==> flow/design.v (excerpt) <==
module axi_stream_insert_header #(
    parameter DATA_WD = 32,
    parameter DATA_BYTE_WD = DATA_WD / 8,
    parameter BYTE_CNT_WD = $clog2(DATA_BYTE_WD)
) (
    input clk,
    input rst_n,
    input valid_in,
    input [DATA_WD-1 : 0] data_in,
    input [DATA_BYTE_WD-1 : 0] keep_in,
    input last_in,
    output ready_in,
    output valid_out,
    output [DATA_WD-1 : 0] data_out,
    output [DATA_BYTE_WD-1 : 0] keep_out,
    output last_out,
    input ready_out,
    input valid_insert,
    input [DATA_WD-1 : 0] header_insert,
    input [DATA_BYTE_WD-1 : 0] keep_insert,
    input [BYTE_CNT_WD : 0] byte_insert_cnt,
    output ready_insert
);
export LEC_CHECK = 0
export ABC_AREA = 1
export CAP_MARGIN = 20
export CELL_PAD_IN_SITES_DETAIL_PLACEMENT = 0
export CORE_MARGIN = 2
export CORE_UTILIZATION = 71
export CTS_CLUSTER_SIZE = 75
export GPL_ROUTABILITY_DRIVEN = 1
export HOLD_SLACK_MARGIN = -0.09
export PLACE_DENSITY = 0.72
export SETUP_SLACK_MARGIN = 0.48
export SLEW_MARGIN = 20
create_clock -name core_clock -period 3.39 [get_ports {clk}]
run.sh (not shown) runs the stock make flow with config.mk's settings and CLKGATE_MAP_FILE=.
The first run completed, yet does not pass: negative setup slack.
Next try:
==> flow/config.mk (replaced) <==
export PLATFORM = sky130hd
export DESIGN_NAME = axi_stream_insert_header
export DESIGN_NICKNAME = axi_stream_insert_header
export VERILOG_FILES = /design/flow/design.v
export SDC_FILE = /design/flow/constraint.sdc
export NUM_CORES = 4
export LEC_CHECK = 0
export CAP_MARGIN = 20
export CORE_MARGIN = 2
export CORE_UTILIZATION = 40
export PLACE_DENSITY = 0.6
export SLEW_MARGIN = 20
==> flow/constraint.sdc (replaced) <==
create_clock -name core_clock -period 7.44 [get_ports {clk}]
set_input_delay 1.4880 -clock core_clock [delete_from_list [all_inputs] [get_ports {clk}]]
set_output_delay 1.4880 -clock core_clock [all_outputs]
set_load 0.01 [all_outputs]
With this change the flow completed with no timing, DRC or antenna violations.
Non-clock buffer count fell by 42.
Critical path depth drops by 13.
Final area drops by about 8%.
Power went down by about 70%.
Cell count falls by about 17%.
Core utilization goes down by 38 points.

---

axi_stream_insert_header again, from the RTL that the note above started with.
export LEC_CHECK = 0
export ABC_AREA = 0
export CAP_MARGIN = 20
export CELL_PAD_IN_SITES_DETAIL_PLACEMENT = 0
export CORE_MARGIN = 2
export CORE_UTILIZATION = 71
export CTS_CLUSTER_SIZE = 75
export GPL_ROUTABILITY_DRIVEN = 1
export HOLD_SLACK_MARGIN = 0.28
export PLACE_DENSITY = 0.67
export SETUP_SLACK_MARGIN = -0.32
export SLEW_MARGIN = 20
create_clock -name core_clock -period 3.39 [get_ports {clk}]
The starting point completed, yet does not pass: setup timing.
Next try:
Settings changed: ABC_AREA 0 to default, CELL_PAD_IN_SITES_DETAIL_PLACEMENT 0 to default, CORE_UTILIZATION 71 to 40, CTS_CLUSTER_SIZE 75 to default, GPL_ROUTABILITY_DRIVEN 1 to default, HOLD_SLACK_MARGIN 0.28 to default, PLACE_DENSITY 0.67 to 0.6, SETUP_SLACK_MARGIN -0.32 to default.
Clock period 3.39 ns to 5.09 ns, I/O delays scaled along.
What happened: With this change the flow produced a clean layout. Cell area goes down by 2.6%. Count of clock-buffer cells in the layout goes down by 1. Utilization goes down by 40 points. Via count goes down by 18%. Setup slack gets better by 1.1 ns. Cell count goes up by 6.6%. Total power goes down by 43%. Wire length goes down by 15%.
Next try:
Settings changed: CAP_MARGIN 20 to 30, CORE_UTILIZATION 40 to 70.
Clock period 5.09 ns to 3.54 ns, I/O delays scaled along.
The changed run finished with setup timing left; non-clock buffer count grows by 60; setup slack loses 0.84 ns; synthesized area stays the same; cell count shrinks by 5.9%; final area grows by 3.3%; power grows by 71%; clock skew is about the same.
Next try:
Settings changed: CAP_MARGIN 30 to 20, CORE_UTILIZATION 70 to 40.
Clock period 3.54 ns to 5.5 ns, I/O delays scaled along.
Now the flow passed the timing, design-rule and antenna checks.
Clock-buffer cell count falls by 1.
Final cell count rises by a few percent.
Die area rises by well over a third.
Routed wire length falls by roughly a tenth.
Combinational power falls by well over a third.
Design area falls by a few percent.
Clock skew rises by 0.0032 ns.
Clock power falls by a quarter to a third.
Synthesized area is unchanged.
Next try:
Settings changed: CAP_MARGIN 20 to 5, CELL_PAD_IN_SITES_DETAIL_PLACEMENT from default to 1, CELL_PAD_IN_SITES_GLOBAL_PLACEMENT from default to 1, CTS_CLUSTER_DIAMETER from default to 376, HOLD_SLACK_MARGIN from default to 0.12, MAX_ROUTING_LAYER from default to met4, PLACE_DENSITY 0.6 to 0.93, SLEW_MARGIN 20 to 40, TNS_END_PERCENT from default to 10.
Result: Maximum frequency drops by a few percent; core utilization barely changes; global-route usage grows by 3.4 points; total power is higher by a few percent; setup slack degrades by 0.22 ns; cell count barely changes.
Next try:
Settings changed: CAP_MARGIN 5 to 20, CELL_PAD_IN_SITES_GLOBAL_PLACEMENT 1 to default, CTS_CLUSTER_DIAMETER 376 to default, PLACE_DENSITY 0.93 to default, SLEW_MARGIN 40 to 20, TNS_END_PERCENT 10 to default.
=> The changed run completed with no timing, DRC or antenna violations; clock-buffer cell count stays the same; worst setup slack improves by 0.099 ns; power came out lower slightly; design area hardly moves; wire length came out lower by a few percent; cell count is about the same.

---

Starting RTL as in the previous note.
==> flow/design.v (excerpt) <==
module axi_stream_insert_header #(
    parameter DATA_WD = 32,
    parameter DATA_BYTE_WD = DATA_WD / 8,
    parameter BYTE_CNT_WD = $clog2(DATA_BYTE_WD)
) (
    input clk,
    input rst_n,
    input valid_in,
    input [DATA_WD-1 : 0] data_in,
    input [DATA_BYTE_WD-1 : 0] keep_in,
    input last_in,
    output ready_in,
    output valid_out,
    output [DATA_WD-1 : 0] data_out,
    output [DATA_BYTE_WD-1 : 0] keep_out,
    output last_out,
    input ready_out,
    input valid_insert,
    input [DATA_WD-1 : 0] header_insert,
    input [DATA_BYTE_WD-1 : 0] keep_insert,
    input [BYTE_CNT_WD : 0] byte_insert_cnt,
    output ready_insert
);
Settings: LEC_CHECK=0, ABC_AREA=0, CAP_MARGIN=20, CELL_PAD_IN_SITES_DETAIL_PLACEMENT=0, CORE_MARGIN=2, CORE_UTILIZATION=70, CTS_CLUSTER_DIAMETER=322, CTS_CLUSTER_SIZE=62, GPL_ROUTABILITY_DRIVEN=1, HOLD_SLACK_MARGIN=0.28, SETUP_SLACK_MARGIN=0.58, SLEW_MARGIN=20; clock period 2.25 ns.
The first run did not get past 4_1_cts.
==> next run, changes <==
Settings changed: ABC_AREA 0 to not set, CELL_PAD_IN_SITES_DETAIL_PLACEMENT 0 to not set, CORE_UTILIZATION 70 to 66, CTS_CLUSTER_DIAMETER 322 to not set, CTS_CLUSTER_SIZE 62 to not set, GPL_ROUTABILITY_DRIVEN 1 to not set, HOLD_SLACK_MARGIN 0.28 to not set, PLACE_DENSITY set to 0.6, SETUP_SLACK_MARGIN 0.58 to not set.
Clock period 2.25 ns to 4.29 ns, I/O delays scaled along.
Outcome: This time the run passed the timing, design-rule and antenna checks; synthesized cell count stays the same; die area is higher by 5.9%; area after synthesis stays the same.
==> next run, changes <==
Settings changed: CORE_UTILIZATION 66 to 33.
Clock period 4.29 ns to 7.52 ns, I/O delays scaled along.
The changed run passed the timing, design-rule and antenna checks.
Core utilization fell by 39 points.
Power went down by about 44%.
Wire length rose by 10%.
Worst hold slack gets better by 17 ps.
Global-route usage drops by 17 points.
Design area grows by 0.72%.
Sequential share of layout area goes down by 0.26 points.
Cell count went up by 13%.
Count of clock-buffer cells in the layout went up by 1.
Area after synthesis does not change.
==> next run, changes <==
Settings changed: CORE_UTILIZATION 33 to 17.
Clock period 7.52 ns to 5.09 ns, I/O delays scaled along.
Register-to-register slack gets worse by 2300 ps.
Clock power grows by well over a third.
Utilization fell by 18 points.
Final area climbs by a few percent.
Wire length is higher by roughly a tenth.
Worst setup slack gets worse by 1800 ps.
Synthesized cell count is unchanged.
Via count goes up slightly.
Sequential share of layout area fell by 1.5 points.

---

axi_stream_insert_header again, from the RTL that the note above started with.
Settings: LEC_CHECK=0, CAP_MARGIN=20, CELL_PAD_IN_SITES_DETAIL_PLACEMENT=0, CORE_MARGIN=2, CORE_UTILIZATION=66, CTS_CLUSTER_SIZE=75, GPL_ROUTABILITY_DRIVEN=1, HOLD_SLACK_MARGIN=0.28, PLACE_DENSITY_LB_ADDON=0.02, SETUP_SLACK_MARGIN=0.1, SLEW_MARGIN=20; clock period 3.22 ns.
The baseline completed, yet does not pass: setup timing.
Change:
--- a/flow/config.mk
+++ b/flow/config.mk
@@ -9,9 +9,9 @@
 export CELL_PAD_IN_SITES_DETAIL_PLACEMENT = 0
-export CORE_MARGIN = 2
-export CORE_UTILIZATION = 66
-export CTS_CLUSTER_SIZE = 75
-export GPL_ROUTABILITY_DRIVEN = 1
+export CORE_MARGIN = 7
+export CORE_UTILIZATION = 40
+export CTS_CLUSTER_DIAMETER = 333
+export CTS_CLUSTER_SIZE = 98
+export GPL_ROUTABILITY_DRIVEN = 0
 export HOLD_SLACK_MARGIN = 0.28
 export PLACE_DENSITY_LB_ADDON = 0.02
-export SETUP_SLACK_MARGIN = 0.1
 export SLEW_MARGIN = 20
==> flow/constraint.sdc (replaced) <==
create_clock -name core_clock -period 6.2 [get_ports {clk}]
set_input_delay 1.2400 -clock core_clock [delete_from_list [all_inputs] [get_ports {clk}]]
set_output_delay 1.2400 -clock core_clock [all_outputs]
set_load 0.01 [all_outputs]
The new run produced a clean layout.
Non-clock buffer count drops by 93.
Clock-buffer cell count drops by 1.
Power drops by about 56%.
Sequential share of layout area climbs by 2.2 points.

---

## red
The RTL this note starts from:
==> flow/design.v <==
module axi_stream_insert_header #(
    parameter DATA_WD = 32,
    parameter DATA_BYTE_WD = DATA_WD / 8,
    parameter BYTE_CNT_WD = $clog2(DATA_BYTE_WD)
) (
    input clk,
    input rst_n,
    input valid_in,
    input [DATA_WD-1 : 0] data_in,
    input [DATA_BYTE_WD-1 : 0] keep_in,
    input last_in,
    output ready_in,
    output valid_out,
    output [DATA_WD-1 : 0] data_out,
    output [DATA_BYTE_WD-1 : 0] keep_out,
    output last_out,
    input ready_out,
    input valid_insert,
    input [DATA_WD-1 : 0] header_insert,
    input [DATA_BYTE_WD-1 : 0] keep_insert,
    input [BYTE_CNT_WD : 0] byte_insert_cnt,
    output ready_insert
);
function [BYTE_CNT_WD:0]count_1;
    input [DATA_BYTE_WD-1:0] data_in;
    reg [BYTE_CNT_WD:0]cnt,n;
begin
    cnt=0;
    for (n=0;n<DATA_BYTE_WD; n=n+1) begin
        if(data_in[n])
            cnt = cnt+1'b1; 
            count_1 =cnt;
    end
end
endfunction
localparam IDEL = 4'b0001;
localparam HAEDER_INSERT = 4'b0010;
localparam WAIT = 4'b0100;
localparam IN_OUT = 4'b1000;
reg [3:0] current_state;
reg [3:0] next_state;
reg [BYTE_CNT_WD : 0] byte_insert_cnt_temp;
reg [DATA_BYTE_WD-1 : 0] keep_insert_temp;
reg [DATA_WD-1:0] mem [0:4];
reg [1:0] addr_in;
reg [1:0] addr_out;
reg[4:0] cnt_temp;
reg [DATA_BYTE_WD-1 : 0] keepin_last;
wire [BYTE_CNT_WD:0] keepin_last_count;
wire [4:0] out_cnt ;
reg [2*DATA_WD-1 : 0] data_out_reg;
reg [2*DATA_BYTE_WD-1 : 0] keep_out_reg;
reg last_out_reg;
reg [4:0]cnt_out_temp;
    assign keepin_last_count = count_1(keepin_last); 
    assign ready_in = (current_state == HAEDER_INSERT || current_state==IN_OUT)?1'b1:1'b0;
    assign ready_insert = (current_state == IDEL)?1'b1:1'b0;
    assign valid_out = (current_state == IN_OUT)?1'b1:1'b0;
    assign out_cnt = (keepin_last_count+byte_insert_cnt_temp>DATA_BYTE_WD)?cnt_temp+1'b1:cnt_temp; 
    always @(posedge clk or negedge rst_n) begin
        if(!rst_n)begin
            current_state <= IDEL;
        end else begin
            current_state <= next_state;
        end
    end
    always @(*) begin
        next_state = IDEL;
        case (current_state)
            IDEL:begin
                if(valid_insert && ready_insert) 
                    next_state = HAEDER_INSERT;
                else 
                    next_state = IDEL;     
            end
            HAEDER_INSERT:begin
                if(ready_out && addr_in == 2'd3) 
                    next_state = IN_OUT;
                else if(addr_in == 2'd3)
                    next_state = WAIT; 
                else
                    next_state = HAEDER_INSERT;     
            end
            WAIT:begin
                if(valid_in && ready_out) 
                    next_state = IN_OUT;
                else 
                    next_state = WAIT;     
            end
            IN_OUT:begin
                if(last_out) 
                    next_state = IDEL;
                else 
                    next_state = IN_OUT;     
            end
            default: next_state = IDEL;
        endcase    
    end
    always @(posedge clk or negedge rst_n) begin
        if(!rst_n)begin
            byte_insert_cnt_temp <= 'b0;
            keep_insert_temp <= 'b0;
        end else if(valid_insert && ready_insert) begin
            byte_insert_cnt_temp <= byte_insert_cnt; 
            keep_insert_temp <= keep_insert;
        end else begin
            byte_insert_cnt_temp <= byte_insert_cnt_temp;
            keep_insert_temp <= keep_insert_temp;
        end
    end
    integer k;
    always @(posedge clk or negedge rst_n) begin
        if(!rst_n)begin
            addr_in <= 2'd0;
            cnt_temp <= 5'b0;
            keepin_last <= 'b0; 
            for(k=0;k<=4;k=k+1) 
               mem[k] <= 32'b0;        
        end else if(valid_insert && ready_insert && addr_in==2'd0) begin 
            addr_in <= addr_in + 1'b1;
            mem[addr_in] <= header_insert;
            cnt_temp <= 5'b0;
            keepin_last <= 'b0;
        end else if (valid_in && ready_in && last_in) begin 
            addr_in <= addr_in + 1'b1;
            mem[addr_in] <= data_in;
            cnt_temp <= cnt_temp + 1'b1;
            keepin_last <= keep_in;
        end else if (valid_in && ready_in) begin 
            addr_in <= addr_in + 1'b1;
            mem[addr_in] <= data_in;
            cnt_temp <= cnt_temp + 1'b1;
            keepin_last <= keepin_last;
        end else begin
            addr_in <= addr_in;
            cnt_temp <= cnt_temp;
            keepin_last <= keepin_last;
        end
    end
    always @(posedge clk or negedge rst_n) begin
        if(!rst_n)begin
            data_out_reg <= 'b0;
            keep_out_reg <= 'b0;
            last_out_reg <= 1'b0;
            addr_out <= 'b0;
            cnt_out_temp <= 'b0;
        end else if((current_state==HAEDER_INSERT || current_state==WAIT) && next_state == IN_OUT) begin 
            data_out_reg <= {mem[addr_out],mem[addr_out+1]} << (DATA_BYTE_WD - byte_insert_cnt)*8;
            keep_out_reg <= {DATA_BYTE_WD{1'b1}};
            last_out_reg <= 1'b0;
            addr_out <= addr_out + 1'b1;
            cnt_out_temp <= cnt_out_temp+1'b1;
        end else if (valid_out && ready_out) begin
            data_out_reg <= {mem[addr_out],mem[addr_out+1]} << (DATA_BYTE_WD - byte_insert_cnt)*8; 
            addr_out <= addr_out + 1'b1;
            cnt_out_temp <= cnt_out_temp+1'b1;
            if (cnt_out_temp == out_cnt-1'b1) begin
            last_out_reg <= 1'b1;
            keep_out_reg <= {keep_insert_temp,keepin_last} << (DATA_BYTE_WD - byte_insert_cnt);            
            end else begin                                                                                                                                           
            last_out_reg <= 1'b0;
            keep_out_reg <= {DATA_BYTE_WD{1'b1}};               
            end
        end else begin
            data_out_reg <= data_out_reg;
            keep_out_reg <= keep_out_reg;
            last_out_reg <= 1'b0;
            addr_out <= 'b0;
            cnt_out_temp <= 'b0;
        end
    end
    assign data_out = data_out_reg[2*DATA_WD-1:DATA_WD];
    assign keep_out = (out_cnt == cnt_temp)?keep_out_reg[2*DATA_BYTE_WD-1:DATA_BYTE_WD]:keep_out_reg[DATA_BYTE_WD-1:0];
    assign last_out = last_out_reg;
endmodule
clock: 2.83 ns
lec_check: 0
abc_area: 1
cap_margin: 20
core_margin: 2
core_utilization: 72
cts_cluster_diameter: 375
cts_cluster_size: 40
place_density: 0.76
setup_slack_margin: -0.27
slew_margin: 20
Status red: flow complete, layout not clean - setup timing
## Diff of input files: blue against red
--- a/flow/config.mk
+++ b/flow/config.mk
@@ -12 +12 @@
-export CTS_CLUSTER_DIAMETER = 375
+export CTS_CLUSTER_DIAMETER = 25
@@ -14,2 +14,2 @@
-export PLACE_DENSITY = 0.76
-export SETUP_SLACK_MARGIN = -0.27
+export PLACE_DENSITY = 0.7
+export SETUP_SLACK_MARGIN = 0.83
--- outcome ---
Run status, blue: aborted in global routing (5_1_grt), error GRT-0232. Post-synthesis adder-cell area fraction: red vs blue identical. red → blue: total cell area at the placement stage closely matched the old numbers; synthesis area per yosys was more or less identical; x dimension of the die did not really move. In blue relative to red, count of instances resized after the clock tree is built had gone up by more than 100%. Net count after synthesis across red and blue: no real change.
Inputs modified between blue and green:
--- a/flow/config.mk
+++ b/flow/config.mk
@@ -12,4 +12 @@
-export CTS_CLUSTER_DIAMETER = 25
-export CTS_CLUSTER_SIZE = 40
-export PLACE_DENSITY = 0.7
-export SETUP_SLACK_MARGIN = 0.83
+export PLACE_DENSITY = 0.38
==> flow/constraint.sdc <==
create_clock -name core_clock -period 1.56 [get_ports {clk}]
set_input_delay 0.3120 -clock core_clock [delete_from_list [all_inputs] [get_ports {clk}]]
set_output_delay 0.3120 -clock core_clock [all_outputs]
set_load 0.01 [all_outputs]
==> comparison <==
As for a clean layout from blue and green, there is none.
green vs. blue: worst setup slack before clock tree synthesis decreased by 1.20 ns relative to the old numbers, final HPWL from detailed placement increased by about 20% relative to the old numbers.
In the reports for blue and green, the smaller cell total after placement belongs to blue.
Compared blue against green; total die size within noise.
Comparing green with blue, the synthesized cell count came out essentially unchanged.
On chip area from the yosys synthesis statistics, blue tracks green almost exactly.
Number of I/O pins delta (green -> blue): insignificant
As far as area after synthesis goes, blue and green are indistinguishable; the numbers are identical.
Compared with blue, weighted congestion reported at the end of routability-driven placement in green decreased slightly.
Cell count in the Yosys report across blue and green: no real change.
~same mean instance size in the synthesized netlist in blue and green
> inputs changed (green -> orange)
--- a/flow/config.mk
+++ b/flow/config.mk
@@ -8 +7,0 @@
-export ABC_AREA = 1
@@ -11,2 +10,2 @@
-export CORE_UTILIZATION = 72
-export PLACE_DENSITY = 0.38
+export CORE_UTILIZATION = 47
+export PLACE_DENSITY = 0.6
==> flow/constraint.sdc <==
create_clock -name core_clock -period 4.76 [get_ports {clk}]
set_input_delay 0.9520 -clock core_clock [delete_from_list [all_inputs] [get_ports {clk}]]
set_output_delay 0.9520 -clock core_clock [all_outputs]
set_load 0.01 [all_outputs]
Findings:
Cmp orange vs green: fraction of the mapped netlist area in compound gates higher in orange. The flow did not stop early for orange: all stages ran, and the layout cleared the timing, design-rule and antenna checks. green -> orange: horizontal die size increased by more than 10%. Going from green to orange, number of nets in the synthesized netlist shrank by 461, mean instance size in the synthesized netlist grew by 1.9 µm², summed standard-cell area reported by yosys shrank by 7.1%, instance area after placement shrank by 2200 µm², yosys cell count shrank by about 27%. Between green and orange, count of mapped cells out of synthesis decreased.
Power figures rest on the tool's default switching activity, not on a simulated workload.
